===== design.v =====
module convolve #(parameter KERNEL_SIZE = 9,
                  parameter DATA_WIDTH  = 8,
                  parameter KDATA_WIDTH = 8,
                  parameter ACTIVATION  = "RELU")
(
   input  logic                   clk,
   input  logic                   rst,
   input  logic                   en_convolve,
   input  logic [0:KERNEL_SIZE-1] [DATA_WIDTH-1:0] image,
   input  logic [0:KERNEL_SIZE-1][KDATA_WIDTH-1:0] kernel,  
   output logic  [DATA_WIDTH-1:0] feature_map,
   output logic                   feature_out
);
function [DATA_WIDTH-1:0] activation;
   input [DATA_WIDTH+KDATA_WIDTH+$clog2(KERNEL_SIZE)-1:0] weighted_inputs;
   begin
      case(ACTIVATION)
         "RELU": begin
            if (weighted_inputs[DATA_WIDTH+KDATA_WIDTH+$clog2(KERNEL_SIZE)-1]) activation = 0;  
            else activation = weighted_inputs[DATA_WIDTH+KDATA_WIDTH-2-1:KDATA_WIDTH-2];      
         end
         "SIGNUM": begin
            if (weighted_inputs[DATA_WIDTH+KDATA_WIDTH+$clog2(KERNEL_SIZE)-1]) activation = 0;  
            else activation = {DATA_WIDTH{1'b1}};
         end
         default: activation = 'h0;
      endcase
   end
endfunction
function [KDATA_WIDTH-1:0] twos_compl;
   input [KDATA_WIDTH-1:0] kernel;
   twos_compl = (~kernel) + 1;
endfunction
logic en_convolve_q;
logic [0:KERNEL_SIZE-1][DATA_WIDTH+KDATA_WIDTH-1:0] feat_mult_c;
logic [0:KERNEL_SIZE-1][DATA_WIDTH+KDATA_WIDTH-1:0] feat_mult_q;
logic [DATA_WIDTH+KDATA_WIDTH+$clog2(KERNEL_SIZE)-1:0] feature_map_c;
logic [0:KERNEL_SIZE-1][KDATA_WIDTH-1:0] kernel_abs;
always_comb begin
   for (int i=0;i<KERNEL_SIZE; i=i+1) begin
      kernel_abs[i] = kernel[i][KDATA_WIDTH-1] ? twos_compl(kernel[i]) : kernel[i];  
   end
end
always_comb begin
   feat_mult_c = 'h0;
   for (int i=0; i<KERNEL_SIZE; i=i+1) begin
      feat_mult_c[i][DATA_WIDTH+KDATA_WIDTH-1]     = kernel[i][KDATA_WIDTH-1];                 
      feat_mult_c[i][DATA_WIDTH+KDATA_WIDTH-2:0]   = image[i]*kernel_abs[i][KDATA_WIDTH-2:0];  
   end
end
always_comb begin
   feature_map_c = 'h0;
   for (int i=0; i<KERNEL_SIZE; i=i+1) begin
      feature_map_c = feat_mult_q[i][DATA_WIDTH+KDATA_WIDTH-1] ? feature_map_c - feat_mult_q[i][DATA_WIDTH+KDATA_WIDTH-2:0]:  
                                                                 feature_map_c + feat_mult_q[i][DATA_WIDTH+KDATA_WIDTH-2:0];   
   end
end
always_ff@(posedge clk) begin
   en_convolve_q <= en_convolve;
end
always_ff@(posedge clk, negedge rst) begin
   if (~rst) begin
      feat_mult_q <= 'h0;
      feature_map <= 'h0;
      feature_out <= 1'b0;
   end
   else begin
      if (en_convolve) begin
         feat_mult_q <= feat_mult_c;
      end
      if (en_convolve_q) begin
         feature_map <= activation(feature_map_c);  
         feature_out <= 1'b1;
      end else begin
         feature_map <= 'h0;
         feature_out <= 1'b0;
      end
   end
end
endmodule
module conv_layer # (parameter KERNEL_SIZE = 3,
                     parameter IMGCOL      = 8,
                     parameter IMGROW      = 8,
                     parameter DATA_WIDTH  = 8,
                     parameter KDATA_WIDTH = 8,
                     parameter ACTIVATION  = "RELU")
(
   input  logic                   clk,
   input  logic                   rst,
   input  logic [0:IMGROW-1][0:IMGCOL-1][DATA_WIDTH-1:0]  image,
   input  logic [0:KERNEL_SIZE-1][0:KERNEL_SIZE-1][KDATA_WIDTH-1:0] kernel,   
   output logic [0:IMGROW-KERNEL_SIZE][0:IMGCOL-KERNEL_SIZE][DATA_WIDTH-1:0]  conv_out,
   output logic                   layer_done_out
);
localparam PAD_SIZE = (KERNEL_SIZE-1)/2;
logic [0:KERNEL_SIZE*KERNEL_SIZE-1][DATA_WIDTH-1:0]  img_window;
logic [0:KERNEL_SIZE*KERNEL_SIZE-1][KDATA_WIDTH-1:0] ker_window;
logic [$clog2(IMGCOL)-1:0] col;
logic [$clog2(IMGROW+1)-1:0] row;
logic [$clog2(IMGCOL-KERNEL_SIZE):0] out_col;
logic [$clog2(IMGROW-KERNEL_SIZE):0] out_row;
logic en_convolve, layer_conv_done, feature_out;
logic [DATA_WIDTH-1:0]  activated_feature;
always_ff@(posedge clk or negedge rst) begin
   if (~rst) begin
      row <= 'h0;
      col <= 'h0;
      layer_conv_done <= 1'b0;
   end
   else begin
      if (row == IMGROW) begin
         row <= 'h0;
         col <= 'h0;
         layer_conv_done <= 1'b1;
      end else if (col==IMGCOL-1) begin
         row <= row+'h1;
         col <= 'h0;
      end else begin
         col <= col+'h1;
         layer_conv_done <= 1'b0;
      end
   end
end
assign layer_done_out = layer_conv_done;
always_comb begin
   for (int i=0; i<KERNEL_SIZE; i=i+1) begin  
      for (int j=0; j<KERNEL_SIZE; j=j+1) begin   
         ker_window[i*KERNEL_SIZE+j] = kernel[i][j];
      end
   end
end
always_ff@(posedge clk or negedge rst) begin
   if (~rst) begin
      img_window  <= 'h0;
      en_convolve <= 1'b0;
   end else begin
      if (row>PAD_SIZE-1 && row<IMGROW-PAD_SIZE &&   
          col>PAD_SIZE-1 && col<IMGCOL-PAD_SIZE)    
      begin
         en_convolve <= 1'b1;
         for (int i=0; i<KERNEL_SIZE; i=i+1) begin  
            for (int j=0; j<KERNEL_SIZE; j=j+1) begin   
               img_window[i*KERNEL_SIZE+j] <= image[row-PAD_SIZE+i][col-PAD_SIZE+j];
            end
         end
      end else begin
         en_convolve <= 1'b0;
         img_window  <= 'h0;
      end
   end
end
convolve #(
   .KERNEL_SIZE (KERNEL_SIZE*KERNEL_SIZE),
   .DATA_WIDTH  (DATA_WIDTH),
   .KDATA_WIDTH (KDATA_WIDTH),
   .ACTIVATION  (ACTIVATION)
) u_convolve (
   .clk          (clk),
   .rst          (rst),
   .en_convolve  (en_convolve),
   .image        (img_window),
   .kernel       (ker_window),
   .feature_map  (activated_feature),
   .feature_out  (feature_out)
);
always_ff@(posedge clk or negedge rst) begin
   if (~rst) begin
      out_row <= 'h0;
      out_col <= 'h0;
   end
   else if (feature_out || layer_conv_done) begin
      if (out_row == IMGROW-KERNEL_SIZE+1 || layer_conv_done) begin
         out_row <= 'h0;
         out_col <= 'h0;
      end else if (out_col==IMGCOL-KERNEL_SIZE) begin
         out_row <= out_row+'h1;
         out_col <= 'h0;
      end else begin
         out_col <= out_col+'h1;
      end
   end
end
always_ff@(posedge clk or negedge rst) begin
   if (~rst) begin
      conv_out <= 'h0;
   end else if (out_row <= IMGROW-KERNEL_SIZE && out_col <= IMGCOL-KERNEL_SIZE) begin
      conv_out[out_row][out_col] <= activated_feature;
   end
end
endmodule
module conv_top (
   input  logic         clk,
   input  logic         rst,
   input  logic [511:0] image,
   input  logic [71:0]  kernel,
   output logic [287:0] conv_out,
   output logic         layer_done_out
);
logic [0:7][0:7][7:0] image_a;
logic [0:2][0:2][7:0] kernel_a;
logic [0:5][0:5][7:0] conv_out_a;
always_comb begin
   for (int r=0; r<8; r++)
      for (int c=0; c<8; c++)
         image_a[r][c] = image[(r*8+c)*8 +: 8];
   for (int i=0; i<3; i++)
      for (int j=0; j<3; j++)
         kernel_a[i][j] = kernel[(i*3+j)*8 +: 8];
   for (int r=0; r<6; r++)
      for (int c=0; c<6; c++)
         conv_out[(r*6+c)*8 +: 8] = conv_out_a[r][c];
end
conv_layer #(
   .KERNEL_SIZE (3),
   .IMGCOL      (8),
   .IMGROW      (8),
   .DATA_WIDTH  (8),
   .KDATA_WIDTH (8),
   .ACTIVATION  ("RELU")
) u_conv_layer (
   .clk            (clk),
   .rst            (rst),
   .image          (image_a),
   .kernel         (kernel_a),
   .conv_out       (conv_out_a),
   .layer_done_out (layer_done_out)
);
endmodule

===== run.sh =====
#!/bin/bash
# the make line also repeats each setting of config.mk as NAME=value (left out here)
make -C /OpenROAD-flow-scripts/flow DESIGN_CONFIG=/design/flow/config.mk WORK_HOME=/design/flow/orfs CLKGATE_MAP_FILE= finish

===== constraint.sdc =====
create_clock -name core_clock -period 5.18 [get_ports {clk}]
set_input_delay 1.0360 -clock core_clock [delete_from_list [all_inputs] [get_ports {clk}]]
set_output_delay 1.0360 -clock core_clock [all_outputs]
set_load 0.01 [all_outputs]

===== config.mk =====
export PLATFORM = sky130hd
export DESIGN_NAME = conv_top
export DESIGN_NICKNAME = conv_top
export VERILOG_FILES = /design/flow/design.v
export SDC_FILE = /design/flow/constraint.sdc
export NUM_CORES = 4
export LEC_CHECK = 0
export CAP_MARGIN = 20
export CORE_MARGIN = 2
export CORE_UTILIZATION = 72
export CTS_CLUSTER_DIAMETER = 363
export CTS_CLUSTER_SIZE = 97
export PLACE_DENSITY = 0.38
export SLEW_MARGIN = 20
export TNS_END_PERCENT = 10

==> impl_metrics.env, run 1 <==
# flow metrics
export IMPL_status="did not finish"
export IMPL_haltStage="5_1_grt"
export IMPL_error="[ERROR GRT-0116] Global routing finished with congestion. Check the congestion regions in the DRC Viewer."
export IMPL_xor_share_pct=6.702
export IMPL_io_buffers=874
export IMPL_synth_seq_cells=531
export IMPL_synthFlopType="dfrtp_1"
export IMPL_seq_area_frac_synth_pct=21.77
export IMPL_synth_cell_type_count=78
export IMPL_die_area_sq_um=87100
export IMPL_top_cell_area_share_pct=21.73
export IMPL_dp_cells=8927
export IMPL_clk_path_buf_depth=3
export IMPL_synth_edff_count=0
export IMPL_fp_nets=7618
export IMPL_cts_hold_fix_buffers=0
export IMPL_cts_buffers=9
export IMPL_place_gp_congestion=1.262
export IMPL_coreArea_sq_um=83820
export IMPL_hpwl_mm=219.7
export IMPL_yosys_top_cells_count="nand2_1 (705), dfrtp_1 (530), ha_1 (529)"
export IMPL_yosys_area_share_aoi_pct=9.521
export IMPL_dieWidth_um=295.1
export IMPL_die_h_um=295.1
export IMPL_fp_util_pct=72.81
export IMPL_async_reset_ff_share_pct=99.81
export IMPL_synthMuxAreaShare_pct=24.27
export IMPL_synth_most_common_cell="nand2_1"
export IMPL_root_buffer="clkbuf_16"
export IMPL_syn_area_sq_um=61030
export IMPL_avgSynthCellArea_sq_um=9.808
export IMPL_ys_warn_count=3
export IMPL_ys_sh_adder_pct=20.06
export IMPL_cts_sink_count=531
export IMPL_topCellsByArea="dfrtp_1 (22%), mux4_2 (11%), ha_1 (11%), mux2_2 (9.5%), fa_1 (9.2%)"
export IMPL_ys_sh_simple_pct=12.92
export IMPL_rows=106
export IMPL_postSynthCellCount=6222
export IMPL_top_logic_kind="multiplexers"
export IMPL_ioPinCount=875
export IMPL_gr_total_overflow=2313
export IMPL_ys_cells=6222
export IMPL_h_tree_depth=1
export IMPL_synth_area_leader_cell="dfrtp_1"
export IMPL_ys_area_sq_um=61030
export IMPL_grtUsageTotal_pct=91.89
export IMPL_placed_cell_area_sq_um=78230
## per-layer routing
layer	overflow	track usage (%)
met5	29	63.97
met3	276	82.20
met2	1175	104.2
met4	591	97.16
met1	242	87.94
## stage by stage
step	utilization [%]	setup slack (ns)	TNS, ns
detailed placement	93.32	-4.866	-527.87
CTS	95.37	-4.756	-320.73
floorplan	-	-3.913	-254.91
global placement	93.32	-4.245	-338.72
## what timing repair did
action	4_1_cts
endpoints found under the setup margin	357
cloned	2
setup buffers	58
resized	221
pin swaps	151
==> run 2: changes to the inputs <==
ABC_AREA = 1   (was unset)
CAP_MARGIN = 5   (was 20)
CELL_PAD_IN_SITES_DETAIL_PLACEMENT = 1   (was unset)
CELL_PAD_IN_SITES_GLOBAL_PLACEMENT = 1   (was unset)
CORE_MARGIN = 8   (was 2)
CORE_UTILIZATION = 21   (was 72)
CTS_CLUSTER_DIAMETER = 107   (was 363)
CTS_CLUSTER_SIZE = unset   (was 97)
GPL_TIMING_DRIVEN = 0   (was unset)
HOLD_SLACK_MARGIN = 0.15   (was unset)
PLACE_DENSITY = unset   (was 0.38)
SETUP_SLACK_MARGIN = 2.02   (was unset)
SLEW_MARGIN = 25   (was 20)
TNS_END_PERCENT = 65   (was 10)
clock period = 11.0 ns   (was 5.18 ns; I/O delays follow)
==> run 2 against run 1 <==
Synthesized cell count rose by 58%. Area after synthesis grew 7.3%. Die area went up to 3.8 times the previous value. The run now finishes clean.
==> impl_metrics.env, run 2 <==
# flow metrics
export IMPL_cp_depth=62
export IMPL_fmax_mhz=104.4
export IMPL_grt_pass1_vias=77939
export IMPL_place_gp_congestion=1.064
export IMPL_clk_latency_ns=0.72
export IMPL_avgRoutedWirePerCell_um=29.74
export IMPL_cp_endpoint="u_conv_layer.u_convolve.feature_map[3]"
export IMPL_dr_pass1_iters=5
export IMPL_drt_wl_total_mm=450.8
export IMPL_hpwl_mm=378.1
export IMPL_drv_slew=0
export IMPL_ys_sh_simple_pct=25.98
export IMPL_gr_total_overflow=0
export IMPL_yosys_top_cells_count="nand2_1 (2,581), inv_1 (1,496), o21ai_0 (936)"
export IMPL_topCellsByArea="dfrtp_1 (20%), nand2_1 (15%), ha_1 (10%), fa_1 (8.6%), inv_1 (8.6%)"
export IMPL_status="no timing/DRC/antenna violations"
export IMPL_synth_most_common_cell="nand2_1"
export IMPL_ioPinCount=875
export IMPL_avgSynthCellArea_sq_um=6.641
export IMPL_hold_violations=0
export IMPL_min_delay_path_depth=0
export IMPL_num_fill_cells=38463
export IMPL_grtUsageTotal_pct=26.21
export IMPL_synth_seq_cells=531
export IMPL_seq_area_frac_synth_pct=20.29
export IMPL_rsz0062_at_grt="true"
export IMPL_routed_top_layer="met5"
export IMPL_fin_crit_ns=9.581
export IMPL_slowest_delay_ns=0.40
export IMPL_synth_area_leader_cell="dfrtp_1"
export IMPL_crit_path_top_delay_cell="dfrtp_1"
export IMPL_reg2reg_slack_ns=1.42
export IMPL_r2r_cells=62
export IMPL_drc=0
export IMPL_regToRegEndpoint="u_conv_layer.u_convolve.feature_map[3]"
export IMPL_hp_class="reg -> reg"
export IMPL_crit_path_start_kind="flop"
export IMPL_worst_ep_arrival_time_ns=10.19
export IMPL_fp_util_pct=21.04
export IMPL_worstSetupPathType="reg -> reg"
export IMPL_synth_cell_type_count=63
export IMPL_crit_top_cell="buf_4"
export IMPL_maxCapViolCount=0
export IMPL_grt_pass1_wl_mm=619.7
export IMPL_syn_area_sq_um=65470
export IMPL_top_logic_kind="simple AND/OR/NAND/NOR gates"
export IMPL_min_to="u_conv_layer.u_convolve.feature_out"
export IMPL_worst_path_buf_inv=25
export IMPL_rows=205
export IMPL_yosys_area_share_aoi_pct=17.66
export IMPL_ys_sh_adder_pct=18.70
export IMPL_postSynthCellCount=9858
export IMPL_drtAntennaViolNets=0
export IMPL_ys_warn_count=3
export IMPL_path_clk_slew_ns=0.06
export IMPL_ys_area_sq_um=65470
export IMPL_h_tree_depth=3
export IMPL_finalClockPeriodUsage_pct=87.10
export IMPL_slew_headroom_pct=12.59
export IMPL_fp_nets=11254
export IMPL_viasPerCell=5.037
export IMPL_worst_pin_slew_ns=1.297
export IMPL_top_cell_area_share_pct=20.26
export IMPL_finalNetCount=12323
export IMPL_antenna_found_initial=61
export IMPL_final_util_pct=27.46
export IMPL_tool_warnings=49
export IMPL_fin_skew_ns=0.04335
export IMPL_io_buffers=864
export IMPL_timing_rr_start="u_conv_layer.u_convolve.feat_mult_q[128]"
export IMPL_async_reset_ff_share_pct=99.81
export IMPL_root_buffer="clkbuf_16"
export IMPL_xor_share_pct=4.950
export IMPL_cts_tree="yes"
export IMPL_setup_tns_ns=0
export IMPL_grt_max_degree=86
export IMPL_ys_cells=9858
export IMPL_die_area_sq_um=329900
export IMPL_setup_worst_path_end_class="flop"
export IMPL_cts_buffers=70
export IMPL_critPathMaxFanout=8
export IMPL_met3_length_mm=32.96
export IMPL_cp_startpoint="u_conv_layer.u_convolve.feat_mult_q[128]"
export IMPL_cts_hold_fix_buffers=0
export IMPL_via_count=76347
export IMPL_holdWs_ns=0.4065
export IMPL_die_h_um=574.3
export IMPL_coreArea_sq_um=311100
export IMPL_finalSetupViolations=0
export IMPL_synthFlopType="dfrtp_1"
export IMPL_crit_family="buffers and inverters"
export IMPL_hp_start="u_conv_layer.u_convolve.en_convolve_q"
export IMPL_drt_first_iter_violations=6160
export IMPL_dieWidth_um=574.3
export IMPL_wl_met2_mm=198.6
export IMPL_synth_edff_count=0
export IMPL_synthMuxAreaShare_pct=0.9021
export IMPL_cts_sink_count=531
export IMPL_clk_path_buf_depth=3
export IMPL_wl_met1_mm=180.9
export IMPL_area_delta_synth_final_pct=30.49
export IMPL_cp_required_ns=11.61
[run 2: metal layers]
metal  track usage [%]  up-vias
li1                  -    34284
met2             41.82     3128
met5                 0        -
met4             17.83       22
met1             31.35    37875
met3             6.035     1038
[run 2: stage by stage]
step / instance area (sq um) / cells / setup WS, ns
global route: 85380 / 15136 / 0.8071
finish: 85430 / 15158 / 1.419
detailed placement: 80080 / 14890 / 0.06375
CTS: 84010 / 15091 / 1.341
floorplan: 65500 / 9858 / 2.035
global placement: 79320 / 14862 / -18.86
[run 2: final cells by class]
type | count | area, sq um | share of cell area, %
diodes | 38 | 95.09 | 0.1113
plain buffers | 467 | 1963 | 2.298
clock buffers | 92 | 1974 | 2.311
clock inverters | 33 | 523.0 | 0.6122
inverters | 1526 | 5739 | 6.718
multi-input cells | 7334 | 46730 | 54.70
flip-flops and latches | 531 | 13280 | 15.55
well taps | 4140 | 5180 | 6.063
repair buffers | 997 | 9941 | 11.64
[run 2: repair_timing]
| action | CTS | global route |
|---|---|---|
| endpoints found under the setup margin | 51 | 18 |
| buffers inserted | 76 | 29 |
| gates resized | 187 | 219 |
| pin swaps | 92 | 96 |
==> run 3: changes to the inputs <==
ABC_AREA = unset   (was 1)
CAP_MARGIN = 20   (was 5)
CELL_PAD_IN_SITES_DETAIL_PLACEMENT = unset   (was 1)
CELL_PAD_IN_SITES_GLOBAL_PLACEMENT = unset   (was 1)
CORE_MARGIN = 2   (was 8)
CORE_UTILIZATION = 72   (was 21)
CTS_CLUSTER_DIAMETER = 230   (was 107)
GPL_TIMING_DRIVEN = unset   (was 0)
HOLD_SLACK_MARGIN = unset   (was 0.15)
MAX_ROUTING_LAYER = met4   (was unset)
PLACE_DENSITY_LB_ADDON = 0.0   (was unset)
SETUP_SLACK_MARGIN = unset   (was 2.02)
SLEW_MARGIN = 20   (was 25)
TNS_END_PERCENT = unset   (was 65)
clock period = 6.08 ns   (was 11.0 ns; I/O delays follow)
==> run 3 against run 2 <==
The flow now stops in 5_1_grt. Area after synthesis down 6.8%. Synthesized cell count down 37%. Die area down 74%.
==> impl_metrics.env, run 3 <==
# flow metrics
export IMPL_cts_hold_fix_buffers=0
export IMPL_ys_area_sq_um=61030
export IMPL_clk_path_buf_depth=3
export IMPL_die_h_um=295.1
export IMPL_die_area_sq_um=87100
export IMPL_error="[ERROR GRT-0116] Global routing finished with congestion. Check the congestion regions in the DRC Viewer."
export IMPL_postSynthCellCount=6222
export IMPL_yosys_area_share_aoi_pct=9.521
export IMPL_hpwl_mm=206.5
export IMPL_synth_cell_type_count=78
export IMPL_grtUsageTotal_pct=93.97
export IMPL_topCellsByArea="dfrtp_1 (22%), mux4_2 (11%), ha_1 (11%), mux2_2 (9.5%), fa_1 (9.2%)"
export IMPL_root_buffer="clkbuf_16"
export IMPL_dieWidth_um=295.1
export IMPL_yosys_top_cells_count="nand2_1 (705), dfrtp_1 (530), ha_1 (529)"
export IMPL_fp_nets=7618
export IMPL_ys_sh_simple_pct=12.92
export IMPL_xor_share_pct=6.702
export IMPL_ys_sh_adder_pct=20.06
export IMPL_h_tree_depth=2
export IMPL_top_logic_kind="multiplexers"
export IMPL_cts_sink_count=531
export IMPL_ys_warn_count=3
export IMPL_async_reset_ff_share_pct=99.81
export IMPL_ioPinCount=875
export IMPL_rows=106
export IMPL_seq_area_frac_synth_pct=21.77
export IMPL_ys_cells=6222
export IMPL_syn_area_sq_um=61030
export IMPL_synthFlopType="dfrtp_1"
export IMPL_pre_cts_ws_ns=-4.062
export IMPL_synth_edff_count=0
export IMPL_synth_seq_cells=531
export IMPL_synth_area_leader_cell="dfrtp_1"
export IMPL_cts_buffers=58
export IMPL_place_gp_congestion=1.330
export IMPL_gr_total_overflow=3156
export IMPL_avgSynthCellArea_sq_um=9.808
export IMPL_haltStage="5_1_grt"
export IMPL_synthMuxAreaShare_pct=24.27
export IMPL_io_buffers=874
export IMPL_fp_util_pct=72.81
export IMPL_coreArea_sq_um=83820
export IMPL_top_cell_area_share_pct=21.73
export IMPL_status="did not finish"
export IMPL_synth_most_common_cell="nand2_1"
==> run 3: stage by stage <==
stage               instance area, sq um  cells  utilization (%)
floorplan                          61240   6222                -
global placement                   76420   8735            91.18
detailed placement                 76440   8735            91.19
CTS                                79550   8882            94.90
==> run 3: repair_timing <==
| item | in CTS |
|---|---|
| setup buffers | 37 |
| endpoints found under the setup margin | 316 |
| resized | 183 |
| pin swaps | 92 |
==> run 3: routing by layer <==
layer / global-route usage (%) / GRT overflow
met3: 82.51 / 331
met1: 89.28 / 410
met4: 96.41 / 696
met5: - / -
met2: 106.9 / 1719
==> run 4: changes to the inputs <==
ABC_AREA = 1   (was unset)
CAP_MARGIN = 5   (was 20)
CELL_PAD_IN_SITES_DETAIL_PLACEMENT = 1   (was unset)
CELL_PAD_IN_SITES_GLOBAL_PLACEMENT = 2   (was unset)
CORE_ASPECT_RATIO = 0.86   (was unset)
CORE_MARGIN = 5   (was 2)
CORE_UTILIZATION = 50   (was 72)
CTS_CLUSTER_DIAMETER = 124   (was 230)
CTS_CLUSTER_SIZE = 59   (was unset)
GPL_ROUTABILITY_DRIVEN = 1   (was unset)
GPL_TIMING_DRIVEN = 0   (was unset)
MAX_ROUTING_LAYER = met5   (was met4)
PLACE_DENSITY_LB_ADDON = 0.18   (was 0.0)
SLEW_MARGIN = 40   (was 20)
TNS_END_PERCENT = 80   (was unset)
clock period = 6.92 ns   (was 6.08 ns; I/O delays follow)
==> run 4 against run 3 <==
Die area grew 59%. The flow stops in 3_1_place_gp_skip_io. Area after synthesis increased by 7.3%. Synthesized cell count grew 58%.
==> impl_metrics.env, run 4 <==
# flow metrics
export IMPL_syn_area_sq_um=65470
export IMPL_seq_area_frac_synth_pct=20.29
export IMPL_synth_cell_type_count=63
export IMPL_ys_cells=9858
export IMPL_top_logic_kind="simple AND/OR/NAND/NOR gates"
export IMPL_die_h_um=345.6
export IMPL_synthFlopType="dfrtp_1"
export IMPL_fp_nets=11254
export IMPL_async_reset_ff_share_pct=99.81
export IMPL_die_area_sq_um=138300
export IMPL_rows=123
export IMPL_ys_sh_simple_pct=25.98
export IMPL_ys_sh_adder_pct=18.70
export IMPL_synth_most_common_cell="nand2_1"
export IMPL_haltStage="3_1_place_gp_skip_io"
export IMPL_yosys_area_share_aoi_pct=17.66
export IMPL_synth_area_leader_cell="dfrtp_1"
export IMPL_postSynthCellCount=9858
export IMPL_yosys_top_cells_count="nand2_1 (2,581), inv_1 (1,496), o21ai_0 (936)"
export IMPL_dieWidth_um=400.2
export IMPL_avgSynthCellArea_sq_um=6.641
export IMPL_ys_area_sq_um=65470
export IMPL_synth_edff_count=0
export IMPL_topCellsByArea="dfrtp_1 (20%), nand2_1 (15%), ha_1 (10%), fa_1 (8.6%), inv_1 (8.6%)"
export IMPL_top_cell_area_share_pct=20.26
export IMPL_status="did not finish"
export IMPL_coreArea_sq_um=130500
export IMPL_xor_share_pct=4.950
export IMPL_synth_seq_cells=531
export IMPL_synthMuxAreaShare_pct=0.9021
export IMPL_fp_util_pct=50.16
export IMPL_error="[ERROR FLW-0024] Place density exceeds 1.0 (current PLACE_DENSITY_LB_ADDON =  0.18). Please check if the value of  PLACE_DENSITY_LB_ADDON is between 0 and 0.99."
export IMPL_ys_warn_count=3
==> run 5: changes to the inputs <==
CAP_MARGIN = 20   (was 5)
CELL_PAD_IN_SITES_DETAIL_PLACEMENT = 0   (was 1)
CELL_PAD_IN_SITES_GLOBAL_PLACEMENT = unset   (was 2)
CORE_ASPECT_RATIO = 0.63   (was 0.86)
CORE_MARGIN = 2   (was 5)
CORE_UTILIZATION = 68   (was 50)
CTS_CLUSTER_DIAMETER = unset   (was 124)
CTS_CLUSTER_SIZE = 74   (was 59)
GPL_ROUTABILITY_DRIVEN = 0   (was 1)
GPL_TIMING_DRIVEN = unset   (was 0)
MAX_ROUTING_LAYER = met4   (was met5)
PLACE_DENSITY_LB_ADDON = 0.07   (was 0.18)
SETUP_SLACK_MARGIN = 1.54   (was unset)
SLEW_MARGIN = 20   (was 40)
TNS_END_PERCENT = 85   (was 80)
clock period = 5.4 ns   (was 6.92 ns; I/O delays follow)
==> run 5 against run 4 <==
The flow stops in 5_1_grt. Die area shrank 29%. Area after synthesis unchanged. Synthesized cell count unchanged.
==> impl_metrics.env, run 5 <==
# flow metrics
export IMPL_ys_cells=9858
export IMPL_xor_share_pct=4.950
export IMPL_yosys_top_cells_count="nand2_1 (2,581), inv_1 (1,496), o21ai_0 (936)"
export IMPL_ys_sh_adder_pct=18.70
export IMPL_synth_most_common_cell="nand2_1"
export IMPL_synthMuxAreaShare_pct=0.9021
export IMPL_die_h_um=250.3
export IMPL_ioPinCount=875
export IMPL_avgSynthCellArea_sq_um=6.641
export IMPL_synth_area_leader_cell="dfrtp_1"
export IMPL_ys_sh_simple_pct=25.98
export IMPL_h_tree_depth=2
export IMPL_coreArea_sq_um=95600
export IMPL_ys_warn_count=3
export IMPL_syn_area_sq_um=65470
export IMPL_yosys_area_share_aoi_pct=17.66
export IMPL_postSynthCellCount=9858
export IMPL_cts_sink_count=531
export IMPL_synth_seq_cells=531
export IMPL_gr_total_overflow=4005
export IMPL_synthFlopType="dfrtp_1"
export IMPL_top_logic_kind="simple AND/OR/NAND/NOR gates"
export IMPL_clk_path_buf_depth=3
export IMPL_dieWidth_um=394.9
export IMPL_synth_cell_type_count=63
export IMPL_haltStage="5_1_grt"
export IMPL_die_area_sq_um=98840
export IMPL_ys_area_sq_um=65470
export IMPL_seq_area_frac_synth_pct=20.29
export IMPL_grtUsageTotal_pct=99.20
export IMPL_async_reset_ff_share_pct=99.81
export IMPL_status="did not finish"
export IMPL_fp_util_pct=68.48
export IMPL_cts_buffers=52
export IMPL_io_buffers=874
export IMPL_fp_nets=11254
export IMPL_synth_edff_count=0
export IMPL_root_buffer="clkbuf_16"
export IMPL_topCellsByArea="dfrtp_1 (20%), nand2_1 (15%), ha_1 (10%), fa_1 (8.6%), inv_1 (8.6%)"
export IMPL_top_cell_area_share_pct=20.26
export IMPL_error="[ERROR GRT-0116] Global routing finished with congestion. Check the congestion regions in the DRC Viewer."
export IMPL_hpwl_mm=245.0
export IMPL_rows=90
## run 5: timing repair
item | CTS
endpoints found under the setup margin | 467
setup buffers | 176
cloned | 4
resized | 927
hold buffers | 0
pin swaps | 445
## run 5: metrics by stage
step / hold slack, ns / setup WS [ns] / cells / cell area, sq um
after floorplan: 0.3310 / -3.311 / 9858 / 66770
after global placement: 0.4632 / -3.996 / 12552 / 82820
after detailed placement: 0.4683 / -4.642 / 12552 / 82820
after CTS: 0.4616 / -4.314 / 12829 / 88940
## run 5: routing by layer
metal  global-route usage (%)  GRT overflow
met1                    94.60           365
met2                    110.7          2418
met3                    90.37           412
met4                    100.8           810
met5                        -             -
==> run 6: changes to the inputs <==
ABC_AREA = unset   (was 1)
CELL_PAD_IN_SITES_DETAIL_PLACEMENT = unset   (was 0)
CORE_ASPECT_RATIO = unset   (was 0.63)
CORE_UTILIZATION = 58   (was 68)
CTS_CLUSTER_SIZE = 57   (was 74)
GPL_ROUTABILITY_DRIVEN = unset   (was 0)
HOLD_SLACK_MARGIN = -0.1   (was unset)
MAX_ROUTING_LAYER = unset   (was met4)
PLACE_DENSITY_LB_ADDON = unset   (was 0.07)
SETUP_SLACK_MARGIN = 1.72   (was 1.54)
TNS_END_PERCENT = unset   (was 85)
clock period = 5.8 ns   (was 5.4 ns; I/O delays follow)
==> run 6 against run 5 <==
The run again fails in 5_1_grt. Die area grew 9.1%. Area after synthesis shrank 6.8%. Synthesized cell count shrank 37%.
==> impl_metrics.env, run 6 <==
# flow metrics
export IMPL_ys_sh_simple_pct=12.92
export IMPL_ys_sh_adder_pct=20.06
export IMPL_root_buffer="clkbuf_16"
export IMPL_fp_util_pct=58.71
export IMPL_error="[ERROR GRT-0232] Routing congestion too high. Check the congestion heatmap in the GUI."
export IMPL_die_h_um=328.4
export IMPL_avgSynthCellArea_sq_um=9.808
export IMPL_ioPinCount=875
export IMPL_fp_nets=7618
export IMPL_synthMuxAreaShare_pct=24.27
export IMPL_syn_area_sq_um=61030
export IMPL_topCellsByArea="dfrtp_1 (22%), mux4_2 (11%), ha_1 (11%), mux2_2 (9.5%), fa_1 (9.2%)"
export IMPL_synth_most_common_cell="nand2_1"
export IMPL_gr_total_overflow=96
export IMPL_place_gp_congestion=1.057
export IMPL_clk_path_buf_depth=3
export IMPL_synth_cell_type_count=78
export IMPL_io_buffers=874
export IMPL_die_area_sq_um=107800
export IMPL_synthFlopType="dfrtp_1"
export IMPL_placed_cell_area_sq_um=78990
export IMPL_xor_share_pct=6.702
export IMPL_postSynthCellCount=6222
export IMPL_async_reset_ff_share_pct=99.81
export IMPL_yosys_top_cells_count="nand2_1 (705), dfrtp_1 (530), ha_1 (529)"
export IMPL_coreArea_sq_um=103900
export IMPL_seq_area_frac_synth_pct=21.77
export IMPL_ys_area_sq_um=61030
export IMPL_synth_seq_cells=531
export IMPL_ys_cells=6222
export IMPL_haltStage="5_1_grt"
export IMPL_ys_warn_count=3
export IMPL_rows=118
export IMPL_top_cell_area_share_pct=21.73
export IMPL_hpwl_mm=202.7
export IMPL_top_logic_kind="multiplexers"
export IMPL_dp_cells=9037
export IMPL_synth_edff_count=0
export IMPL_grtUsageTotal_pct=66.31
export IMPL_synth_area_leader_cell="dfrtp_1"
export IMPL_status="did not finish"
export IMPL_h_tree_depth=2
export IMPL_yosys_area_share_aoi_pct=9.521
export IMPL_dieWidth_um=328.4
export IMPL_cts_buffers=56
export IMPL_cts_sink_count=531
[run 6: metrics by stage]
| stage | worst slack [ns] | TNS, ns |
|---|---|---|
| 3_3_place_gp | -3.726 | -84.57 |
| 3_5_place_dp | -4.044 | -134.43 |
| 4_1_cts | -3.915 | -70.17 |
| 2_1_floorplan | -3.293 | -41.57 |
[run 6: metal layers]
layer  global-route usage, %  GRT overflow
met3                   46.64             7
met4                   55.20            35
met1                   70.78             4
met2                   86.00            50
met5                   19.96             0
[run 6: what timing repair did]
action,in CTS
setup endpoints to repair,467
pin swaps,200
resized,401
cloned,5
endpoints found under the hold margin,0
setup buffers,94
hold buffers,0
==> run 7: changes to the inputs <==
CAP_MARGIN = 30   (was 20)
CORE_ASPECT_RATIO = 1.87   (was unset)
CORE_UTILIZATION = 66   (was 58)
CTS_CLUSTER_DIAMETER = 56   (was unset)
CTS_CLUSTER_SIZE = 50   (was 57)
HOLD_SLACK_MARGIN = 0.29   (was -0.1)
MIN_ROUTING_LAYER = met2   (was unset)
SETUP_SLACK_MARGIN = -0.79   (was 1.72)
SLEW_MARGIN = 35   (was 20)
TNS_END_PERCENT = 25   (was unset)
clock period = 11.0 ns   (was 5.8 ns; I/O delays follow)
==> run 7 against run 6 <==
The run again fails in 5_1_grt. Synthesized cell count unchanged. Die area decreased by 12%. Area after synthesis unchanged.
==> impl_metrics.env, run 7 <==
# flow metrics
export IMPL_yosys_area_share_aoi_pct=9.521
export IMPL_synth_cell_type_count=78
export IMPL_top_cell_area_share_pct=21.73
export IMPL_cts_sink_count=531
export IMPL_synthFlopType="dfrtp_1"
export IMPL_clk_path_buf_depth=3
export IMPL_hpwl_mm=194.7
export IMPL_post_cts_setup_buffer_count=0
export IMPL_error="[ERROR GRT-0116] Global routing finished with congestion. Check the congestion regions in the DRC Viewer."
export IMPL_cts_buffers=35
export IMPL_ys_sh_simple_pct=12.92
export IMPL_postSynthCellCount=6222
export IMPL_haltStage="5_1_grt"
export IMPL_place_gp_congestion=1.394
export IMPL_synth_area_leader_cell="dfrtp_1"
export IMPL_synthMuxAreaShare_pct=24.27
export IMPL_topCellsByArea="dfrtp_1 (22%), mux4_2 (11%), ha_1 (11%), mux2_2 (9.5%), fa_1 (9.2%)"
export IMPL_synth_edff_count=0
export IMPL_synth_most_common_cell="nand2_1"
export IMPL_ys_cells=6222
export IMPL_status="did not finish"
export IMPL_cts_hold_fix_buffers=0
export IMPL_ys_warn_count=3
export IMPL_fp_nets=7618
export IMPL_die_area_sq_um=95030
export IMPL_seq_area_frac_synth_pct=21.77
export IMPL_root_buffer="clkbuf_16"
export IMPL_xor_share_pct=6.702
export IMPL_synth_seq_cells=531
export IMPL_syn_area_sq_um=61030
export IMPL_h_tree_depth=2
export IMPL_ys_area_sq_um=61030
export IMPL_ctsResizeCount=0
export IMPL_grtUsageTotal_pct=79.75
export IMPL_io_buffers=874
export IMPL_die_h_um=419.8
export IMPL_pre_cts_ws_ns=0.01544
export IMPL_dieWidth_um=226.4
export IMPL_gr_total_overflow=68
export IMPL_yosys_top_cells_count="nand2_1 (705), dfrtp_1 (530), ha_1 (529)"
export IMPL_async_reset_ff_share_pct=99.81
export IMPL_ioPinCount=875
export IMPL_rows=152
export IMPL_ys_sh_adder_pct=20.06
export IMPL_fp_util_pct=66.57
export IMPL_top_logic_kind="multiplexers"
export IMPL_avgSynthCellArea_sq_um=9.808
export IMPL_coreArea_sq_um=91670
run 7: stage by stage:
step	setup TNS (ns)	area [sq um]	util, %	instances	hold slack [ns]
detailed placement	0	71190	77.66	8136	0.4825
global placement	0	71040	77.50	8135	0.4743
CTS	-0.6353	72550	79.15	8199	0.4957
floorplan	0	61030	-	6222	0.3310
run 7: per-layer routing:
metal | GRT overflow | global-route usage, %
met4 | 5 | 64.89
met3 | 44 | 85.57
met2 | 4 | 84.10
met1 | - | -
met5 | 15 | 61.87
==> run 8: changes to the inputs <==
ABC_AREA = 1   (was unset)
CAP_MARGIN = 20   (was 30)
CELL_PAD_IN_SITES_GLOBAL_PLACEMENT = 3   (was unset)
CORE_ASPECT_RATIO = unset   (was 1.87)
CORE_MARGIN = 4   (was 2)
CORE_UTILIZATION = 37   (was 66)
CTS_CLUSTER_DIAMETER = unset   (was 56)
CTS_CLUSTER_SIZE = 24   (was 50)
GPL_ROUTABILITY_DRIVEN = 0   (was unset)
HOLD_SLACK_MARGIN = unset   (was 0.29)
MIN_ROUTING_LAYER = unset   (was met2)
PLACE_DENSITY_LB_ADDON = 0.13   (was unset)
SETUP_SLACK_MARGIN = 3.59   (was -0.79)
SLEW_MARGIN = 20   (was 35)
TNS_END_PERCENT = unset   (was 25)
clock period = 15.7 ns   (was 11.0 ns; I/O delays follow)
==> run 8 against run 7 <==
Now clean on timing, DRC and antenna. Area after synthesis up 7.3%. Synthesized cell count grew 58%. Die area up 93%.
==> impl_metrics.env, run 8 <==
# flow metrics
export IMPL_status="no timing/DRC/antenna violations"
export IMPL_fp_nets=11254
export IMPL_worst_path_buf_inv=3
export IMPL_dr_pass1_iters=7
export IMPL_top_logic_kind="simple AND/OR/NAND/NOR gates"
export IMPL_yosys_area_share_aoi_pct=17.66
export IMPL_crit_family="AND-OR/OR-AND gates"
export IMPL_avgSynthCellArea_sq_um=6.641
export IMPL_final_util_pct=44.66
export IMPL_min_to="u_conv_layer.conv_out[59]"
export IMPL_timing_rr_start="u_conv_layer.u_convolve.feat_mult_q[143]"
export IMPL_io_buffers=874
export IMPL_hpwl_mm=249.4
export IMPL_top_cell_area_share_pct=20.26
export IMPL_crit_path_top_delay_cell="dfrtp_1"
export IMPL_synth_cell_type_count=63
export IMPL_xor_share_pct=4.950
export IMPL_placed_cell_area_sq_um=76190
export IMPL_dp_cells=12692
export IMPL_cts_buffers=66
export IMPL_fp_util_pct=37.17
export IMPL_critPathMaxFanout=10
export IMPL_yosys_top_cells_count="nand2_1 (2,581), inv_1 (1,496), o21ai_0 (936)"
export IMPL_maxCapViolCount=0
export IMPL_drt_wl_total_mm=310.0
export IMPL_area_delta_synth_final_pct=20.14
export IMPL_rsz0062_at_grt="false"
export IMPL_coreArea_sq_um=176100
export IMPL_fin_skew_ns=0.04215
export IMPL_ioPinCount=875
export IMPL_pre_cts_ws_ns=5.086
export IMPL_cp_endpoint="u_conv_layer.u_convolve.feature_map[1]"
export IMPL_async_reset_ff_share_pct=99.81
export IMPL_worst_ep_arrival_time_ns=11.29
export IMPL_synth_area_leader_cell="dfrtp_1"
export IMPL_drt_first_iter_violations=7154
export IMPL_worstSetupPathType="reg -> reg"
export IMPL_holdWs_ns=0.4800
export IMPL_drtAntennaViolNets=0
export IMPL_clk_latency_ns=0.69
export IMPL_fin_crit_ns=10.73
export IMPL_drc=0
export IMPL_path_clk_slew_ns=0.06
export IMPL_ys_sh_adder_pct=18.70
export IMPL_ys_cells=9858
export IMPL_slew_headroom_pct=14.66
export IMPL_seq_area_frac_synth_pct=20.29
export IMPL_topCellsByArea="dfrtp_1 (20%), nand2_1 (15%), ha_1 (10%), fa_1 (8.6%), inv_1 (8.6%)"
export IMPL_ctsResizeCount=0
export IMPL_cp_depth=53
export IMPL_synthMuxAreaShare_pct=0.9021
export IMPL_grt_pass1_wl_mm=451.9
export IMPL_synth_most_common_cell="nand2_1"
export IMPL_via_count=69900
export IMPL_regToRegEndpoint="u_conv_layer.u_convolve.feature_map[1]"
export IMPL_cts_hold_fix_buffers=0
export IMPL_tool_warnings=59
export IMPL_finalSetupViolations=0
export IMPL_fin_area_sq_um=78650
export IMPL_viasPerCell=5.427
export IMPL_num_fill_cells=18423
export IMPL_synth_seq_cells=531
export IMPL_ys_warn_count=3
export IMPL_rows=154
export IMPL_synthFlopType="dfrtp_1"
export IMPL_cp_startpoint="u_conv_layer.u_convolve.feat_mult_q[143]"
export IMPL_avgRoutedWirePerCell_um=24.07
export IMPL_finalNetCount=11817
export IMPL_dieWidth_um=428.6
export IMPL_crit_path_start_kind="flop"
export IMPL_fmax_mhz=93.23
export IMPL_hp_start="u_conv_layer.conv_out[59]"
export IMPL_setup_tns_ns=0
export IMPL_grt_max_degree=169
export IMPL_ys_sh_simple_pct=25.98
export IMPL_synth_edff_count=0
export IMPL_die_h_um=428.6
export IMPL_min_delay_path_depth=2
export IMPL_h_tree_depth=3
export IMPL_fin_ws_ns=4.974
export IMPL_cts_tree="yes"
export IMPL_flop_area_sq_um=13290
export IMPL_drv_slew=0
export IMPL_cts_sink_count=531
export IMPL_syn_area_sq_um=65470
export IMPL_root_buffer="clkbuf_16"
export IMPL_setup_worst_path_end_class="flop"
export IMPL_slowest_delay_ns=0.47
export IMPL_worst_pin_slew_ns=1.271
export IMPL_grt_pass1_vias=66786
export IMPL_hp_class="reg -> reg"
export IMPL_ys_area_sq_um=65470
export IMPL_hold_violations=0
export IMPL_crit_top_cell="nand2_1"
export IMPL_antenna_found_initial=112
export IMPL_postSynthCellCount=9858
export IMPL_grtUsageTotal_pct=32.59
export IMPL_finalClockPeriodUsage_pct=68.32
export IMPL_reg2reg_slack_ns=4.97
export IMPL_clk_path_buf_depth=3
export IMPL_die_area_sq_um=183700
export IMPL_fin_cells=12880
export IMPL_cp_required_ns=16.26
export IMPL_r2r_cells=53
export IMPL_logic_area_sq_um=44780
export IMPL_gr_total_overflow=0
export IMPL_post_cts_setup_buffer_count=0
## run 8: area by class of cell
cell class,count,area share [%]
timing repair buffer,962,12.05
inverter,1526,7.311
clock buffer,86,2.297
sequential,531,16.90
antenna,69,0.2195
clock inverter,32,0.5727
tap,2340,3.722
multi-input combinational,7334,56.93
## run 8: per-layer routing
metal,share of wire (%),vias up,global-route usage (%)
met1,42,33457,41.94
met5,0.072,-,0
li1,-,33325,-
met4,4.6,32,15.04
met2,46,2582,52.13
met3,7.7,504,7.123
==> run 9: changes to the inputs <==
CELL_PAD_IN_SITES_DETAIL_PLACEMENT = 0   (was unset)
CELL_PAD_IN_SITES_GLOBAL_PLACEMENT = unset   (was 3)
CORE_ASPECT_RATIO = 0.63   (was unset)
CORE_MARGIN = 2   (was 4)
CORE_UTILIZATION = 68   (was 37)
CTS_CLUSTER_SIZE = 74   (was 24)
MAX_ROUTING_LAYER = met4   (was unset)
PLACE_DENSITY_LB_ADDON = 0.04   (was 0.13)
SETUP_SLACK_MARGIN = 1.38   (was 3.59)
TNS_END_PERCENT = 85   (was unset)
clock period = 5.4 ns   (was 15.7 ns; I/O delays follow)
==> run 9 against run 8 <==
The run now fails in 5_1_grt. Area after synthesis did not move. Die area fell by 46%. Synthesized cell count did not move.
==> impl_metrics.env, run 9 <==
# flow metrics
export IMPL_top_cell_area_share_pct=20.26
export IMPL_ys_area_sq_um=65470
export IMPL_ys_sh_simple_pct=25.98
export IMPL_status="did not finish"
export IMPL_top_logic_kind="simple AND/OR/NAND/NOR gates"
export IMPL_cts_buffers=51
export IMPL_coreArea_sq_um=95600
export IMPL_clk_path_buf_depth=3
export IMPL_gr_total_overflow=2403
export IMPL_placed_cell_area_sq_um=82310
export IMPL_synth_seq_cells=531
export IMPL_io_buffers=874
export IMPL_synth_cell_type_count=63
export IMPL_postSynthCellCount=9858
export IMPL_ioPinCount=875
export IMPL_dieWidth_um=394.9
export IMPL_hpwl_mm=236.8
export IMPL_yosys_top_cells_count="nand2_1 (2,581), inv_1 (1,496), o21ai_0 (936)"
export IMPL_h_tree_depth=2
export IMPL_cts_sink_count=531
export IMPL_xor_share_pct=4.950
export IMPL_syn_area_sq_um=65470
export IMPL_yosys_area_share_aoi_pct=17.66
export IMPL_synth_edff_count=0
export IMPL_synthFlopType="dfrtp_1"
export IMPL_root_buffer="clkbuf_16"
export IMPL_fp_nets=11254
export IMPL_die_h_um=250.3
export IMPL_avgSynthCellArea_sq_um=6.641
export IMPL_synth_most_common_cell="nand2_1"
export IMPL_synth_area_leader_cell="dfrtp_1"
export IMPL_synthMuxAreaShare_pct=0.9021
export IMPL_haltStage="5_1_grt"
export IMPL_cts_hold_fix_buffers=0
export IMPL_topCellsByArea="dfrtp_1 (20%), nand2_1 (15%), ha_1 (10%), fa_1 (8.6%), inv_1 (8.6%)"
export IMPL_error="[ERROR GRT-0116] Global routing finished with congestion. Check the congestion regions in the DRC Viewer."
export IMPL_pre_cts_ws_ns=-4.837
export IMPL_fp_util_pct=68.48
export IMPL_ys_sh_adder_pct=18.70
export IMPL_die_area_sq_um=98840
export IMPL_dp_cells=12496
export IMPL_grtUsageTotal_pct=96.31
export IMPL_ys_cells=9858
export IMPL_rows=90
export IMPL_async_reset_ff_share_pct=99.81
export IMPL_ys_warn_count=3
export IMPL_seq_area_frac_synth_pct=20.29
==> run 9: metal layers <==
| layer | GRT overflow | track usage [%] |
|---|---|---|
| met1 | 236 | 92.34 |
| met2 | 1223 | 104.8 |
| met3 | 335 | 89.64 |
| met4 | 609 | 99.28 |
| met5 | - | - |
==> run 9: timing repair <==
item	in CTS
cloned	4
setup buffers	206
setup endpoints to repair	450
hold endpoints to repair	0
resized	759
pin swaps	417
==> run 10: changes to the inputs <==
CAP_MARGIN = 10   (was 20)
CELL_PAD_IN_SITES_DETAIL_PLACEMENT = unset   (was 0)
CORE_ASPECT_RATIO = unset   (was 0.63)
CORE_UTILIZATION = 34   (was 68)
CTS_CLUSTER_SIZE = 57   (was 74)
GPL_TIMING_DRIVEN = 1   (was unset)
MAX_ROUTING_LAYER = unset   (was met4)
PLACE_DENSITY = 0.39   (was unset)
PLACE_DENSITY_LB_ADDON = unset   (was 0.04)
SETUP_SLACK_MARGIN = 0.88   (was 1.38)
TNS_END_PERCENT = unset   (was 85)
clock period = 9.73 ns   (was 5.4 ns; I/O delays follow)
==> run 10 against run 9 <==
Now clean on timing, DRC and antenna. Synthesized cell count unchanged. Area after synthesis unchanged. Die area up 98%.
==> impl_metrics.env, run 10 <==
# flow metrics
export IMPL_cp_depth=63
export IMPL_slew_headroom_pct=10.09
export IMPL_cp_startpoint="u_conv_layer.u_convolve.feat_mult_q[113]"
export IMPL_hold_violations=0
export IMPL_clk_path_buf_depth=3
export IMPL_ys_sh_simple_pct=25.98
export IMPL_yosys_area_share_aoi_pct=17.66
export IMPL_drv_slew=0
export IMPL_final_util_pct=42.41
export IMPL_synth_cell_type_count=63
export IMPL_fin_skew_ns=0.04773
export IMPL_pre_cts_ws_ns=-0.1208
export IMPL_cts_buffers=70
export IMPL_regToRegEndpoint="u_conv_layer.u_convolve.feature_map[0]"
export IMPL_drtAntennaViolNets=0
export IMPL_ys_warn_count=3
export IMPL_cts_tree="yes"
export IMPL_timing_rr_start="u_conv_layer.u_convolve.feat_mult_q[113]"
export IMPL_cts_sink_count=531
export IMPL_path_clk_slew_ns=0.06
export IMPL_grt_max_degree=174
export IMPL_fin_area_sq_um=81420
export IMPL_worst_path_buf_inv=27
export IMPL_yosys_top_cells_count="nand2_1 (2,581), inv_1 (1,496), o21ai_0 (936)"
export IMPL_placed_cell_area_sq_um=77500
export IMPL_fmax_mhz=104.7
export IMPL_crit_path_top_delay_cell="dfrtp_1"
export IMPL_synthFlopType="dfrtp_1"
export IMPL_min_delay_path_depth=2
export IMPL_syn_area_sq_um=65470
export IMPL_h_tree_depth=3
export IMPL_finalNetCount=12011
export IMPL_io_buffers=874
export IMPL_worst_pin_slew_ns=1.349
export IMPL_topCellsByArea="dfrtp_1 (20%), nand2_1 (15%), ha_1 (10%), fa_1 (8.6%), inv_1 (8.6%)"
export IMPL_critPathMaxFanout=8
export IMPL_top_cell_area_share_pct=20.26
export IMPL_crit_family="buffers and inverters"
export IMPL_area_delta_synth_final_pct=24.36
export IMPL_setup_tns_ns=0
export IMPL_synth_area_leader_cell="dfrtp_1"
export IMPL_hp_class="reg -> reg"
export IMPL_ys_cells=9858
export IMPL_die_h_um=442.8
export IMPL_gr_total_overflow=0
export IMPL_maxCapViolCount=0
export IMPL_r2r_cells=63
export IMPL_drt_wl_total_mm=317.7
export IMPL_rsz0062_at_grt="true"
export IMPL_fin_cells=13250
export IMPL_fin_crit_ns=9.553
export IMPL_tool_warnings=61
export IMPL_drc=0
export IMPL_cp_endpoint="u_conv_layer.u_convolve.feature_map[0]"
export IMPL_dr_pass1_iters=8
export IMPL_min_to="u_conv_layer.conv_out[139]"
export IMPL_drt_first_iter_violations=6703
export IMPL_reg2reg_slack_ns=0.18
export IMPL_dp_cells=13000
export IMPL_ys_sh_adder_pct=18.70
export IMPL_grt_pass1_wl_mm=461.8
export IMPL_root_buffer="clkbuf_16"
export IMPL_rows=161
export IMPL_hp_start="u_conv_layer.conv_out[139]"
export IMPL_antenna_found_initial=97
export IMPL_ioPinCount=875
export IMPL_hpwl_mm=254.5
export IMPL_synthMuxAreaShare_pct=0.9021
export IMPL_holdWs_ns=0.4795
export IMPL_dieWidth_um=442.8
export IMPL_via_count=71076
export IMPL_clk_latency_ns=0.69
export IMPL_avgSynthCellArea_sq_um=6.641
export IMPL_crit_path_start_kind="flop"
export IMPL_worstSetupPathType="reg -> reg"
export IMPL_async_reset_ff_share_pct=99.81
export IMPL_cts_hold_fix_buffers=0
export IMPL_fp_nets=11254
export IMPL_finalSetupViolations=0
export IMPL_top_logic_kind="simple AND/OR/NAND/NOR gates"
export IMPL_synth_most_common_cell="nand2_1"
export IMPL_seq_area_frac_synth_pct=20.29
export IMPL_crit_top_cell="buf_4"
export IMPL_fin_ws_ns=0.1773
export IMPL_synth_seq_cells=531
export IMPL_grtUsageTotal_pct=31.49
export IMPL_finalClockPeriodUsage_pct=98.18
export IMPL_postSynthCellCount=9858
export IMPL_ys_area_sq_um=65470
export IMPL_worst_ep_arrival_time_ns=10.16
export IMPL_cp_required_ns=10.34
export IMPL_avgRoutedWirePerCell_um=23.98
export IMPL_coreArea_sq_um=192000
export IMPL_die_area_sq_um=196100
export IMPL_grt_pass1_vias=68043
export IMPL_slowest_delay_ns=0.39
export IMPL_setup_worst_path_end_class="flop"
export IMPL_status="no timing/DRC/antenna violations"
export IMPL_xor_share_pct=4.950
export IMPL_fp_util_pct=34.10
export IMPL_synth_edff_count=0
export IMPL_viasPerCell=5.364
-- run 10: per-layer routing --
layer | part of all wire (%) | global-route usage [%] | up-vias
met3 | 7.3 | 5.543 | 571
met4 | 4.5 | 13.15 | 20
met2 | 46 | 51.81 | 2744
met5 | 0.043 | 0 | -
met1 | 42 | 40.58 | 34069
li1 | - | - | 33672
-- run 10: cell type report --
cell class,instances,area [sq um]
Inverter,1526,5757
Fill cell,20215,110600
Timing Repair Buffer,1152,10940
Clock inverter,32,441.7
Tap cell,2526,3161
Sequential cell,531,13300
Antenna cell,53,132.6
Multi-Input combinational cell,7334,45750
Clock buffer,96,1949
-- run 10: repair_timing --
action / in CTS / in global routing
endpoints found under the hold margin: 0 / 0
setup buffers: 56 / 13
resized: 100 / 103
endpoints found under the setup margin: 8 / 8
pin swaps: 115 / 112
==> run 11: changes to the inputs <==
ABC_AREA = unset   (was 1)
CAP_MARGIN = 20   (was 10)
CORE_UTILIZATION = 70   (was 34)
CTS_CLUSTER_SIZE = 46   (was 57)
GPL_ROUTABILITY_DRIVEN = unset   (was 0)
GPL_TIMING_DRIVEN = unset   (was 1)
MAX_ROUTING_LAYER = met4   (was unset)
PLACE_DENSITY = 0.6   (was 0.39)
SETUP_SLACK_MARGIN = 2.44   (was 0.88)
clock period = 8.97 ns   (was 9.73 ns; I/O delays follow)
==> run 11 against run 10 <==
The flow now stops in 5_1_grt. Die area fell by 54%. Synthesized cell count fell by 37%. Area after synthesis fell by 6.8%.
==> impl_metrics.env, run 11 <==
# flow metrics
export IMPL_ys_sh_adder_pct=20.06
export IMPL_synth_cell_type_count=78
export IMPL_die_area_sq_um=89560
export IMPL_cts_hold_fix_buffers=0
export IMPL_cts_buffers=55
export IMPL_synthFlopType="dfrtp_1"
export IMPL_seq_area_frac_synth_pct=21.77
export IMPL_synth_edff_count=0
export IMPL_grtUsageTotal_pct=84.33
export IMPL_die_h_um=299.3
export IMPL_hpwl_mm=197.7
export IMPL_h_tree_depth=2
export IMPL_error="[ERROR GRT-0116] Global routing finished with congestion. Check the congestion regions in the DRC Viewer."
export IMPL_fp_util_pct=70.46
export IMPL_synth_area_leader_cell="dfrtp_1"
export IMPL_syn_area_sq_um=61030
export IMPL_xor_share_pct=6.702
export IMPL_async_reset_ff_share_pct=99.81
export IMPL_synth_seq_cells=531
export IMPL_gr_total_overflow=504
export IMPL_top_logic_kind="multiplexers"
export IMPL_synth_most_common_cell="nand2_1"
export IMPL_clk_path_buf_depth=3
export IMPL_root_buffer="clkbuf_16"
export IMPL_synthMuxAreaShare_pct=24.27
export IMPL_cts_sink_count=531
export IMPL_ys_warn_count=3
export IMPL_ioPinCount=875
export IMPL_ys_cells=6222
export IMPL_io_buffers=874
export IMPL_postSynthCellCount=6222
export IMPL_topCellsByArea="dfrtp_1 (22%), mux4_2 (11%), ha_1 (11%), mux2_2 (9.5%), fa_1 (9.2%)"
export IMPL_rows=108
export IMPL_dieWidth_um=299.3
export IMPL_yosys_top_cells_count="nand2_1 (705), dfrtp_1 (530), ha_1 (529)"
export IMPL_haltStage="5_1_grt"
export IMPL_top_cell_area_share_pct=21.73
export IMPL_coreArea_sq_um=86620
export IMPL_avgSynthCellArea_sq_um=9.808
export IMPL_status="did not finish"
export IMPL_ys_area_sq_um=61030
export IMPL_place_gp_congestion=1.151
export IMPL_ys_sh_simple_pct=12.92
export IMPL_yosys_area_share_aoi_pct=9.521
export IMPL_fp_nets=7618
## run 11: repair_timing
| action | CTS |
|---|---|
| resized | 334 |
| pin swaps | 133 |
| setup endpoints to repair | 357 |
| cloned | 1 |
| buffers inserted | 105 |
## run 11: per-layer routing
metal	global-route usage (%)	overflow
met1	83.03	29
met2	96.41	268
met3	72.97	30
met4	80.07	177
met5	-	-
## run 11: stage by stage
stage,std cells,cell area [sq um],util [%],setup slack [ns]
after floorplan,6222,61200,-,-0.1232
after global placement,8273,72710,83.94,-0.4434
after detailed placement,8273,72710,83.95,-0.7427
after CTS,8483,77090,89.00,-0.8857
==> run 12: changes to the inputs <==
CORE_ASPECT_RATIO = 1.87   (was unset)
CORE_UTILIZATION = 66   (was 70)
CTS_CLUSTER_DIAMETER = 179   (was unset)
CTS_CLUSTER_SIZE = 90   (was 46)
HOLD_SLACK_MARGIN = 0.29   (was unset)
MAX_ROUTING_LAYER = unset   (was met4)
MIN_ROUTING_LAYER = met2   (was unset)
PLACE_DENSITY = unset   (was 0.6)
PLACE_DENSITY_LB_ADDON = 0.29   (was unset)
SETUP_SLACK_MARGIN = -0.79   (was 2.44)
TNS_END_PERCENT = 55   (was unset)
clock period = 11.0 ns   (was 8.97 ns; I/O delays follow)
==> run 12 against run 11 <==
The flow again stops in 5_1_grt. Die area increased by 6.1%. Synthesized cell count unchanged. Area after synthesis unchanged.
==> impl_metrics.env, run 12 <==
# flow metrics
export IMPL_ys_warn_count=3
export IMPL_synth_seq_cells=531
export IMPL_clk_path_buf_depth=3
export IMPL_fp_nets=7618
export IMPL_haltStage="5_1_grt"
export IMPL_dieWidth_um=226.4
export IMPL_rows=152
export IMPL_ys_sh_adder_pct=20.06
export IMPL_root_buffer="clkbuf_16"
export IMPL_xor_share_pct=6.702
export IMPL_cts_buffers=10
export IMPL_async_reset_ff_share_pct=99.81
export IMPL_ys_cells=6222
export IMPL_postSynthCellCount=6222
export IMPL_synthMuxAreaShare_pct=24.27
export IMPL_error="[ERROR GRT-0116] Global routing finished with congestion. Check the congestion regions in the DRC Viewer."
export IMPL_syn_area_sq_um=61030
export IMPL_synth_most_common_cell="nand2_1"
export IMPL_status="did not finish"
export IMPL_gr_total_overflow=3
export IMPL_avgSynthCellArea_sq_um=9.808
export IMPL_die_h_um=419.8
export IMPL_synth_cell_type_count=78
export IMPL_synth_edff_count=0
export IMPL_hpwl_mm=202.9
export IMPL_coreArea_sq_um=91670
export IMPL_pre_cts_ws_ns=0.03014
export IMPL_ys_sh_simple_pct=12.92
export IMPL_seq_area_frac_synth_pct=21.77
export IMPL_place_gp_congestion=1.288
export IMPL_h_tree_depth=1
export IMPL_yosys_top_cells_count="nand2_1 (705), dfrtp_1 (530), ha_1 (529)"
export IMPL_ys_area_sq_um=61030
export IMPL_io_buffers=874
export IMPL_placed_cell_area_sq_um=71130
export IMPL_ioPinCount=875
export IMPL_fp_util_pct=66.57
export IMPL_post_cts_setup_buffer_count=0
export IMPL_die_area_sq_um=95030
export IMPL_topCellsByArea="dfrtp_1 (22%), mux4_2 (11%), ha_1 (11%), mux2_2 (9.5%), fa_1 (9.2%)"
export IMPL_grtUsageTotal_pct=80.70
export IMPL_top_cell_area_share_pct=21.73
export IMPL_cts_hold_fix_buffers=0
export IMPL_synthFlopType="dfrtp_1"
export IMPL_ctsResizeCount=0
export IMPL_yosys_area_share_aoi_pct=9.521
export IMPL_top_logic_kind="multiplexers"
export IMPL_cts_sink_count=531
export IMPL_synth_area_leader_cell="dfrtp_1"
==> run 12: per-stage QoR <==
step                      hold slack, ns  cells
after CTS                         0.4272   8158
after detailed placement          0.4806   8145
after global placement            0.4750   8145
after floorplan                   0.3310   6222
==> run 12: layer usage <==
| layer | overflow | track usage [%] |
|---|---|---|
| met5 | 0 | 57.96 |
| met4 | 0 | 70.15 |
| met3 | 2 | 83.77 |
| met2 | 1 | 85.57 |
| met1 | - | - |
==> run 13: changes to the inputs <==
CORE_ASPECT_RATIO = unset   (was 1.87)
CORE_UTILIZATION = 72   (was 66)
CTS_CLUSTER_DIAMETER = 381   (was 179)
CTS_CLUSTER_SIZE = 50   (was 90)
HOLD_SLACK_MARGIN = unset   (was 0.29)
MAX_ROUTING_LAYER = met4   (was unset)
MIN_ROUTING_LAYER = unset   (was met2)
PLACE_DENSITY_LB_ADDON = 0.0   (was 0.29)
SETUP_SLACK_MARGIN = 1.74   (was -0.79)
TNS_END_PERCENT = 5   (was 55)
clock period = 5.96 ns   (was 11.0 ns; I/O delays follow)
==> run 13 against run 12 <==
The flow again stops in 5_1_grt. Die area shrank 8.3%. Synthesized cell count stayed put. Area after synthesis unchanged.
==> impl_metrics.env, run 13 <==
# flow metrics
export IMPL_synth_cell_type_count=78
export IMPL_seq_area_frac_synth_pct=21.77
export IMPL_synth_area_leader_cell="dfrtp_1"
export IMPL_die_area_sq_um=87100
export IMPL_coreArea_sq_um=83820
export IMPL_top_cell_area_share_pct=21.73
export IMPL_haltStage="5_1_grt"
export IMPL_fp_nets=7618
export IMPL_synthFlopType="dfrtp_1"
export IMPL_root_buffer="clkbuf_16"
export IMPL_ys_area_sq_um=61030
export IMPL_async_reset_ff_share_pct=99.81
export IMPL_dieWidth_um=295.1
export IMPL_ys_sh_adder_pct=20.06
export IMPL_die_h_um=295.1
export IMPL_ys_cells=6222
export IMPL_io_buffers=874
export IMPL_avgSynthCellArea_sq_um=9.808
export IMPL_hpwl_mm=213.3
export IMPL_synthMuxAreaShare_pct=24.27
export IMPL_gr_total_overflow=2228
export IMPL_ys_warn_count=3
export IMPL_fp_util_pct=72.81
export IMPL_status="did not finish"
export IMPL_ys_sh_simple_pct=12.92
export IMPL_ioPinCount=875
export IMPL_cts_hold_fix_buffers=0
export IMPL_yosys_top_cells_count="nand2_1 (705), dfrtp_1 (530), ha_1 (529)"
export IMPL_syn_area_sq_um=61030
export IMPL_place_gp_congestion=1.291
export IMPL_error="[ERROR GRT-0116] Global routing finished with congestion. Check the congestion regions in the DRC Viewer."
export IMPL_dp_cells=8777
export IMPL_h_tree_depth=1
export IMPL_xor_share_pct=6.702
export IMPL_clk_path_buf_depth=3
export IMPL_rows=106
export IMPL_topCellsByArea="dfrtp_1 (22%), mux4_2 (11%), ha_1 (11%), mux2_2 (9.5%), fa_1 (9.2%)"
export IMPL_synth_seq_cells=531
export IMPL_synth_edff_count=0
export IMPL_cts_buffers=14
export IMPL_grtUsageTotal_pct=92.25
export IMPL_postSynthCellCount=6222
export IMPL_cts_sink_count=531
export IMPL_yosys_area_share_aoi_pct=9.521
export IMPL_top_logic_kind="multiplexers"
export IMPL_synth_most_common_cell="nand2_1"
==> run 13: routing by layer <==
metal	track usage, %	GRT overflow
met1	87.81	249
met2	104.5	1220
met3	80.20	224
met4	96.47	535
met5	-	-
==> run 13: stage by stage <==
step / setup WS [ns] / cell area, sq um
after detailed placement: -4.038 / 77030
after global placement: -3.502 / 77030
after CTS: -3.896 / 79800
after floorplan: -3.133 / 61590
==> run 13: repair_timing <==
action | 4_1_cts
pin swaps | 247
gates resized | 477
cloned | 2
setup endpoints to repair | 456
endpoints found under the hold margin | 0
setup buffers | 54
